// smm
module smm(input clk, reset,
           input [7:0] readdata,
           output we, 
			  output [15:0] address,
			  output [7:0] writedata);
Size: about 710 cells after synthesis, roughly 5000 um2 of cells after synthesis.
clock: 2.86 ns
lec_check: 0
abc_area: 1
cap_margin: 20
core_margin: 2
core_utilization: 69
cts_cluster_diameter: 237
cts_cluster_size: 23
place_density: 0.6
setup_slack_margin: 0.84
slew_margin: 20
run.sh (not shown) runs the stock make flow with config.mk's settings and CLKGATE_MAP_FILE=.
The baseline failed in clock tree synthesis, error DPL-0038.
Then changed:
--- a/flow/config.mk
+++ b/flow/config.mk
@@ -10,7 +10,6 @@
 export CORE_MARGIN = 2
 export CORE_UTILIZATION = 69
-export CTS_CLUSTER_DIAMETER = 237
-export CTS_CLUSTER_SIZE = 23
+export CTS_CLUSTER_SIZE = 34
 export PLACE_DENSITY = 0.6
-export SETUP_SLACK_MARGIN = 0.84
+export SETUP_SLACK_MARGIN = -0.21
 export SLEW_MARGIN = 20
==> flow/constraint.sdc (replaced) <==
create_clock -name core_clock -period 3.88 [get_ports {clk}]
set_input_delay 0.7760 -clock core_clock [delete_from_list [all_inputs] [get_ports {clk}]]
set_output_delay 0.7760 -clock core_clock [all_outputs]
set_load 0.01 [all_outputs]
Result:
- The changed run produced a layout that fails on setup timing
- synthesized cell count does not change
- die area does not change
- area after synthesis stays the same


Starting RTL as in the previous note.
==> flow/config.mk <==
export PLATFORM = sky130hd
export DESIGN_NAME = smm
export DESIGN_NICKNAME = smm
export VERILOG_FILES = /design/flow/design.v
export SDC_FILE = /design/flow/constraint.sdc
export NUM_CORES = 4
export LEC_CHECK = 0
export ABC_AREA = 1
export CAP_MARGIN = 20
export CORE_MARGIN = 2
export CORE_UTILIZATION = 72
export CTS_CLUSTER_DIAMETER = 230
export CTS_CLUSTER_SIZE = 99
export PLACE_DENSITY = 0.6
export SLEW_MARGIN = 20
==> flow/constraint.sdc <==
create_clock -name core_clock -period 4.58 [get_ports {clk}]
set_input_delay 0.9160 -clock core_clock [delete_from_list [all_inputs] [get_ports {clk}]]
set_output_delay 0.9160 -clock core_clock [all_outputs]
set_load 0.01 [all_outputs]
Rerun with:
Settings changed: CORE_UTILIZATION 72 to 65, TNS_END_PERCENT set to 5.
Clock period 4.58 ns to 2.78 ns, I/O delays scaled along.
Outcome:
- With this change the flow ran to the end with violations: setup timing
- register-to-register slack got worse by 1.9 ns
- count of clock-buffer cells in the layout fell by 2
- clock skew hardly moves
- global-route usage rose by 2.8 points
- via count rose by about a fifth
- critical path depth rose by 4
Rerun with:
Settings changed: ABC_AREA 1 to not set, CORE_UTILIZATION 65 to 64, CTS_CLUSTER_DIAMETER 230 to 397, PLACE_DENSITY 0.6 to 0.39, TNS_END_PERCENT 5 to not set.
Clock period 2.78 ns to 3.41 ns, I/O delays scaled along.
What happened:
- The new run finished with setup timing left
- die size went down by 1.8%
- routed wire length went up by 38%
- power came out higher by 2.8%
- global-route usage went up by 5.4 points
- register-to-register slack degrades by 0.15 ns
- hold slack improves by 0.024 ns
- worst setup slack is worse by 0.30 ns
- combinational power climbs by 10%


old:
The RTL this note starts from:
==> flow/design.v <==
module datapath(input clk, reset, weCU, buffIRCU, buffAHCU,
                input buffALCU, buffRCU, srcbmuxCU, adrmuxCU,
			       input [1:0] acmuxCU, pcmuxCU,
			       input [2:0] aluopCU,
			       input [7:0] memdata,
			       output [15:0] address,
			       output [7:0] writedata, instrCU,
			       output zeroCU);
wire [7:0]  adrHout, buffIRout, buffAHout, buffALout, srcbmuxout;
wire [7:0]  acout, acmuxout, rout, buffRout, aluout;
wire [15:0] pcout, pcaddout, mdaout, pcmuxout, adrmuxout;
flopr #(8) IR(clk, reset, buffIRout, instrCU);
flopr #(8) adrH(clk, reset, buffAHout, adrHout);
buff buffIR(clk, reset, memdata, buffIRCU, buffIRout);
buff buffadrH(clk, reset, memdata, buffAHCU, buffAHout);
buff buffadrL(clk, reset, memdata, buffALCU, buffALout);
mux3 #(8) acmux(aluout, memdata, rout, acmuxCU, acmuxout);
flopr #(8) AC(clk, reset, acmuxout, acout);
flopr #(8) R(clk, reset, buffRout, rout);
buff buffR(clk, reset, acout, buffRCU, buffRout);
mux2 #(8) srcbmux(rout, 8'b00000001, srcbmuxCU, srcbmuxout);
alu alu(acout, srcbmuxout, aluopCU, aluout, zeroCU);
flopr #(16) PC(clk, reset, pcmuxout, pcout);
mux3 #(16) pcmux(pcout, pcaddout, {adrHout, buffALout}, pcmuxCU, pcmuxout);
adder pcadder(pcout, 16'b000000000000001, pcaddout);
flopr #(16) MDA(clk, reset, {adrHout, buffALout}, mdaout);
mux2 #(16) addressmux(pcout, mdaout, adrmuxCU, adrmuxout);
assign address = adrmuxout;
assign writedata = aluout;
endmodule
module mux2 # (parameter WIDTH = 8)
(input  [WIDTH-1:0] a0, a1,
 input s,
 output [WIDTH-1:0] y);
  assign y = s ? a1 : a0;
endmodule
module mux3 # (parameter WIDTH = 8)
(input  [WIDTH-1:0] a0, a1, a2,
 input  [1:0] s,
 output [WIDTH-1:0] y);
  assign y = s[1] ? a2 : (s[0] ? a1 : a0); 
endmodule
module flopr # (parameter WIDTH = 8)
(input clk, reset,
 input [WIDTH-1:0] d,
 output reg [WIDTH-1:0] q);
 always @ (posedge clk, posedge reset)
   if (reset) q <= 0;
   else q <= d;
endmodule
module buff(input clk, reset, input[7:0] a, input s, output [7:0] y);
  reg [7:0] q;
  assign y = (s == 1) ? a : q;
  always @ (posedge clk, posedge reset)
    if (reset) q <= 0;
    else q <= y;
endmodule
module adder(input [15:0] a, b, output [15:0] y);
assign y = a + b;
endmodule
module alu (a, b, sel, out, zero);
    input [7:0] a,b;
    input [2:0] sel; 
    output reg [7:0] out;
    output reg zero;
    always @ (*) 
    begin 
        case(sel) 
		      3'b000:   
	begin
		out = a; 
		if (out == 0) zero = 1;  
		else zero = 0; 
          end
            3'b001:   
	begin
		out = a+b;  
		if (out == 0)
		 zero = 1;  
		else
		zero = 0;
          end     
            3'b010:   
	begin
		out = a-b;  
		if (out == 0) zero = 1;  
		else zero = 0;
          end 
            3'b011:   
	begin
		out = 0; 
		zero = 1;
          end
			   3'b100:   
	begin
		out = a & b; 
		if (out == 0)
		 zero = 1;  
		else
		zero = 0;
          end
		     3'b101:   
	begin
		out = a | b; 
		if (out == 0) zero = 1;  
		else zero = 0; 
          end
			  3'b110:   
	begin
		out = a ^ b; 
		if (out == 0) zero = 1;  
		else zero = 0; 
          end		 
			  3'b111:   
	begin
		out = ~a; 
		if (out == 0) zero = 1;  
		else zero = 0; 
          end
        endcase
    end
endmodule
module controller(input clk, reset, zflag, 
                  input [7:0] opcode, 
						output buffIR, buffAH, buffAL, buffR, srcbmux, adrmux, we,
			         output [1:0] pcmux, acmux, 
						output [2:0] aluop);
  maindec md(clk, reset, zflag, opcode, buffAL, buffR, buffIR, buffAH, srcbmux, adrmux, we, pcmux, acmux, aluop);
endmodule
module maindec(input clk, reset, zflag, 
               input [7:0] opcode, 
					output buffAL, buffR, buffIR, buffAH, srcbmux, adrmux, we,
			      output [1:0] pcmux, acmux,
					output [2:0] aluop);
  reg [13:0] controls;
  reg [3:0] state, nextstate;
  assign {buffAL, buffAH, buffIR, acmux, buffR, srcbmux, aluop, pcmux, adrmux, we} = controls;
  parameter fetch = 4'b0000;
  parameter decode = 4'b0001;
  parameter getah = 4'b0010;
  parameter getal = 4'b0011;
  parameter loaddata = 4'b0100;
  parameter storedata = 4'b0101;
  parameter jumpinstr = 4'b0110;
  parameter alu = 4'b0111;
  parameter r_to_ac = 4'b1000;
  parameter ac_to_r = 4'b1001;
  parameter ahfetch = 4'b1010;
  parameter pcinc = 4'b1011;
  parameter NOP = 8'h00;
  parameter LDAC = 8'h01;
  parameter STAC = 8'h02;
  parameter MVAC = 8'h03;
  parameter MOVR = 8'h04;
  parameter JUMP = 8'h05;
  parameter JMPZ = 8'h06;
  parameter JPNZ = 8'h07;
  parameter ADD = 8'h08;
  parameter SUB = 8'h09;
  parameter INAC = 8'h0A;
  parameter CLAC = 8'h0B;
  parameter AND = 8'h0C;
  parameter OR = 8'h0D;
  parameter XOR = 8'h0E;
  parameter NOT = 8'h0F;
  always @(posedge clk, posedge reset)
    if (reset)  state <= fetch;
	 else        state <= nextstate;
  always @(*)
  begin  
    case(state)
	   fetch: nextstate <= decode;
		decode: case(opcode)
		          NOP: nextstate <= pcinc;
					 LDAC: nextstate <= ahfetch;
					 STAC: nextstate <= ahfetch;
					 MVAC: nextstate <= ac_to_r;
					 MOVR: nextstate <= r_to_ac;
					 JUMP: nextstate <= ahfetch;
					 JMPZ: nextstate <= ahfetch;
					 JPNZ: nextstate <= ahfetch;
					 default: nextstate <= alu;
				 endcase
		 getah: nextstate <= getal;
		 getal: if (opcode == STAC)      nextstate <= storedata;
		        else if (opcode == LDAC) nextstate <= loaddata;
				  else if ((opcode == JMPZ) & ~zflag) nextstate <= pcinc;
				  else if ((opcode == JPNZ) & zflag)  nextstate <= pcinc;
				  else                     nextstate <= jumpinstr;
		 jumpinstr: nextstate <= fetch;
		 storedata: nextstate <= fetch;
		 loaddata: nextstate <= fetch;
		 ac_to_r: nextstate <= fetch;
		 r_to_ac: nextstate <= fetch;
		 alu: nextstate <= fetch;
		 ahfetch: nextstate <= getah;
		 pcinc: nextstate <= fetch;
		 default: nextstate <= fetch;
	 endcase
  end
  always @(*)
  begin
    case(state)
	   fetch: controls <= 14'b00100000000000;
		decode: controls <= 14'b00000000000000;
		getah: controls <= 14'b01000000000100;
		getal: controls <= 14'b10000000000000;
		storedata: controls <= 14'b00000000000111;
		loaddata: controls <=  14'b00001000000110;
		ac_to_r: controls <= 14'b00000100000100;
		r_to_ac: controls <= 14'b00010000000100;
		jumpinstr: controls <= 14'b00000000001010;
		ahfetch: controls <= 14'b00000000000100;
		pcinc: controls <= 14'b00000000000100;
		alu:
		begin
		  case(opcode)
		    ADD: controls <= 14'b00000000010100;
			 SUB: controls <= 14'b00000000100100;
			 INAC: controls <= 14'b00000010010100;
			 CLAC: controls <= 14'b00000000110100;
			 AND: controls <= 14'b00000001000100;
			 OR: controls <= 14'b00000001010100;
			 XOR: controls <= 14'b00000001100100;
			 NOT: controls <= 14'b00000001110100;
			 default: controls <= 14'b00000000000000;
		  endcase
		end
		default: controls <= 14'b00000000000000;
    endcase
  end
endmodule
module smm(input clk, reset,
           input [7:0] readdata,
           output we, 
			  output [15:0] address,
			  output [7:0] writedata);
wire buffR, buffIR, buffAH, mdamux, buffAL, adrmux, srcbmux;
wire [1:0] pcmux, acmux;
wire [2:0] aluop;
wire [15:0] addr;
wire [7:0] wdata, instr;
wire zero;
datapath dp(clk, reset, we, buffIR, buffAH, buffAL, buffR, srcbmux, adrmux, acmux, pcmux, aluop, readdata, addr, wdata, instr, zero);
controller cu(clk, reset, zero, instr, buffIR, buffAH, buffAL, buffR, srcbmux, adrmux, we, pcmux, acmux, aluop);
assign writedata = wdata;
assign address = addr;
endmodule
clock: 5.0 ns
lec_check: 0
cap_margin: 20
core_aspect_ratio: 0.91
core_margin: 2
core_utilization: 40
gpl_timing_driven: 0
hold_slack_margin: -0.06
min_routing_layer: met2
place_density_lb_addon: 0.04
setup_slack_margin: -0.12
slew_margin: 40
The flow for old finished, though final verification flagged negative setup slack.
The inputs of new differ from those of old as listed below.
Settings: setting CTS_CLUSTER_SIZE to 98 for the first time; setting TNS_END_PERCENT to 40 for the first time; setting PLACE_DENSITY to 0.8 for the first time; changing SLEW_MARGIN from 40 to 20; setting MAX_ROUTING_LAYER to met4 for the first time; changing CORE_UTILIZATION from 40 to 52; removing CORE_ASPECT_RATIO (formerly 0.91); removing MIN_ROUTING_LAYER (formerly met2); setting CTS_CLUSTER_DIAMETER to 389 for the first time; setting ABC_AREA to 1 for the first time; removing GPL_TIMING_DRIVEN (formerly 0); removing HOLD_SLACK_MARGIN (formerly -0.06); removing PLACE_DENSITY_LB_ADDON (formerly 0.04); removing SETUP_SLACK_MARGIN (formerly -0.12); changing CORE_MARGIN from 2 to 9.
==> results <==
new ended with every stage complete and zero timing, DRC or antenna violations.
Against old, new comes in 2.5 points lower on part of the power in the clock network.
In new, the synthesized cell count came out 182 above the value in old.
As far as clock-pin slew reported for the worst setup and hold paths after clock tree synthesis is concerned, old and new perform about the same.
Looking at worst-case vdd ir drop across both flows, new is the weaker of the two, with old ahead.
Post-layout worst setup margin, new and old, lower one = old.
Diff new and old: area after detailed placement higher in new
On area of the die: between new and old, it ends up lower for old.
The higher hold slack came out of old.
Taking new as 1.0, old lands at 1.11 on sequential group power.


Starts from the design.v that is shown in full above.
clock: 3.43 ns
lec_check: 0
abc_area: 1
cap_margin: 20
core_margin: 2
core_utilization: 72
cts_cluster_diameter: 353
cts_cluster_size: 30
place_density: 0.8
setup_slack_margin: -0.29
slew_margin: 20
The first run never finished: it broke off in global routing.
Edit:
- ABC_AREA: 1 -> not set
- CORE_UTILIZATION: 72 -> 40
- CTS_CLUSTER_DIAMETER: 353 -> not set
- CTS_CLUSTER_SIZE: 30 -> not set
- PLACE_DENSITY: 0.8 -> 0.6
- SETUP_SLACK_MARGIN: -0.29 -> not set
- clock period: 3.43 -> 4.93 ns (I/O delays scaled with it)
Outcome: Now the flow went through all stages and came out clean; die area rose by about 70%; synthesized area decreases by 3.4%; synthesized cell count drops by 26%.
Edit:
- CORE_UTILIZATION: 40 -> 48
- CTS_CLUSTER_SIZE: not set -> 37
- PLACE_DENSITY: 0.6 -> not set
- SETUP_SLACK_MARGIN: not set -> -0.26
- clock period: 4.93 -> 2.65 ns (I/O delays scaled with it)
What happened: The new run ran to the end with violations: setup timing; global-route usage came out higher by 5.6 points; clock-buffer cell count came out higher by 1; area after synthesis is unchanged; core utilization came out higher by 22 points; cell count came out higher by 15%; setup slack got worse by 1.5 ns; cell area came out higher by 19%; total power came out higher by 120%; die size came out lower by 16%.


// smm: RTL as listed in full above, without the edits since
==> flow/config.mk <==
export PLATFORM = sky130hd
export DESIGN_NAME = smm
export DESIGN_NICKNAME = smm
export VERILOG_FILES = /design/flow/design.v
export SDC_FILE = /design/flow/constraint.sdc
export NUM_CORES = 4
export LEC_CHECK = 0
export CAP_MARGIN = 20
export CORE_MARGIN = 2
export CORE_UTILIZATION = 69
export CTS_CLUSTER_SIZE = 17
export PLACE_DENSITY = 0.67
export SLEW_MARGIN = 20
==> flow/constraint.sdc <==
create_clock -name core_clock -period 3.34 [get_ports {clk}]
set_input_delay 0.6680 -clock core_clock [delete_from_list [all_inputs] [get_ports {clk}]]
set_output_delay 0.6680 -clock core_clock [all_outputs]
set_load 0.01 [all_outputs]
The starting point failed in global routing (5_1_grt).
Then changed:
CORE_UTILIZATION = 58   (was 69)
CTS_CLUSTER_SIZE = 37   (was 17)
PLACE_DENSITY = default   (was 0.67)
SETUP_SLACK_MARGIN = 0.76   (was default)
clock period = 2.65 ns   (was 3.34 ns; I/O delays follow)
The new run never finished: it broke off in global routing (5_1_grt).
Die size increases by 18%.
Synthesized cell count does not change.
Synthesized area does not change.
Then changed:
SETUP_SLACK_MARGIN = 0.05   (was 0.76)
clock period = 3.32 ns   (was 2.65 ns; I/O delays follow)
What happened:
- The changed run produced a layout that fails on setup timing
- die area is unchanged
- synthesized area does not change
- synthesized cell count stays the same
Then changed:
CTS_CLUSTER_SIZE = default   (was 37)
SETUP_SLACK_MARGIN = default   (was 0.05)
clock period = 2.65 ns   (was 3.32 ns; I/O delays follow)
Result: The new run completed and failed the layout checks on setup timing. Power goes up by well over a third. Die area does not change. Setup slack got worse by 0.71 ns. Routed wire length rises by a quarter to a third. Register-to-register slack degrades by 0.65 ns. First-iteration DRC count rises by well over a third.


lagoon:
Starts from the design.v that is shown in full above.
export LEC_CHECK = 0
export ABC_AREA = 1
export CAP_MARGIN = 0
export CELL_PAD_IN_SITES_DETAIL_PLACEMENT = 1
export CELL_PAD_IN_SITES_GLOBAL_PLACEMENT = 3
export CORE_ASPECT_RATIO = 0.69
export CORE_MARGIN = 8
export CORE_UTILIZATION = 26
export CTS_CLUSTER_DIAMETER = 59
export GPL_ROUTABILITY_DRIVEN = 0
export GPL_TIMING_DRIVEN = 1
export HOLD_SLACK_MARGIN = 0.21
export MAX_ROUTING_LAYER = met4
export SETUP_SLACK_MARGIN = 0.91
export SLEW_MARGIN = 30
create_clock -name core_clock -period 3.68 [get_ports {clk}]
Here is what was changed in the inputs of juniper compared with lagoon.
Settings: CORE_MARGIN changed from 8 to 2; GPL_ROUTABILITY_DRIVEN removed (was 0); GPL_TIMING_DRIVEN removed (was 1); ABC_AREA removed (was 1); CELL_PAD_IN_SITES_DETAIL_PLACEMENT removed (was 1); MAX_ROUTING_LAYER removed (was met4); HOLD_SLACK_MARGIN removed (was 0.21); CORE_ASPECT_RATIO removed (was 0.69); SLEW_MARGIN changed from 30 to 20; SETUP_SLACK_MARGIN removed (was 0.91); CAP_MARGIN changed from 0 to 20; CELL_PAD_IN_SITES_GLOBAL_PLACEMENT removed (was 3); PLACE_DENSITY newly set to 0.6; CORE_UTILIZATION changed from 26 to 40; CTS_CLUSTER_DIAMETER removed (was 59); the clock period (ns, I/O delays scaled along) changed from 3.68 to 5.0.
### Flow results
Sort juniper and lagoon by share of the cycle needed by the critical path after routing, ascending, and juniper comes first. juniper vs. lagoon: violation count after the first detailed-route iteration went up by 44. Higher worst endpoint required time among juniper and lagoon: juniper. Busiest layer in global routing = met1: lagoon; busiest layer in global routing = met2: juniper. Taking juniper as 1.0, lagoon lands at 1.3 on number of instances in the synthesized netlist. Compared with lagoon, juniper is more frugal on power. Register-to-register slack is lower on lagoon. Looking at setup slack, juniper sits above lagoon.
No activity file was given, so power comes from the tool's default toggle rates.
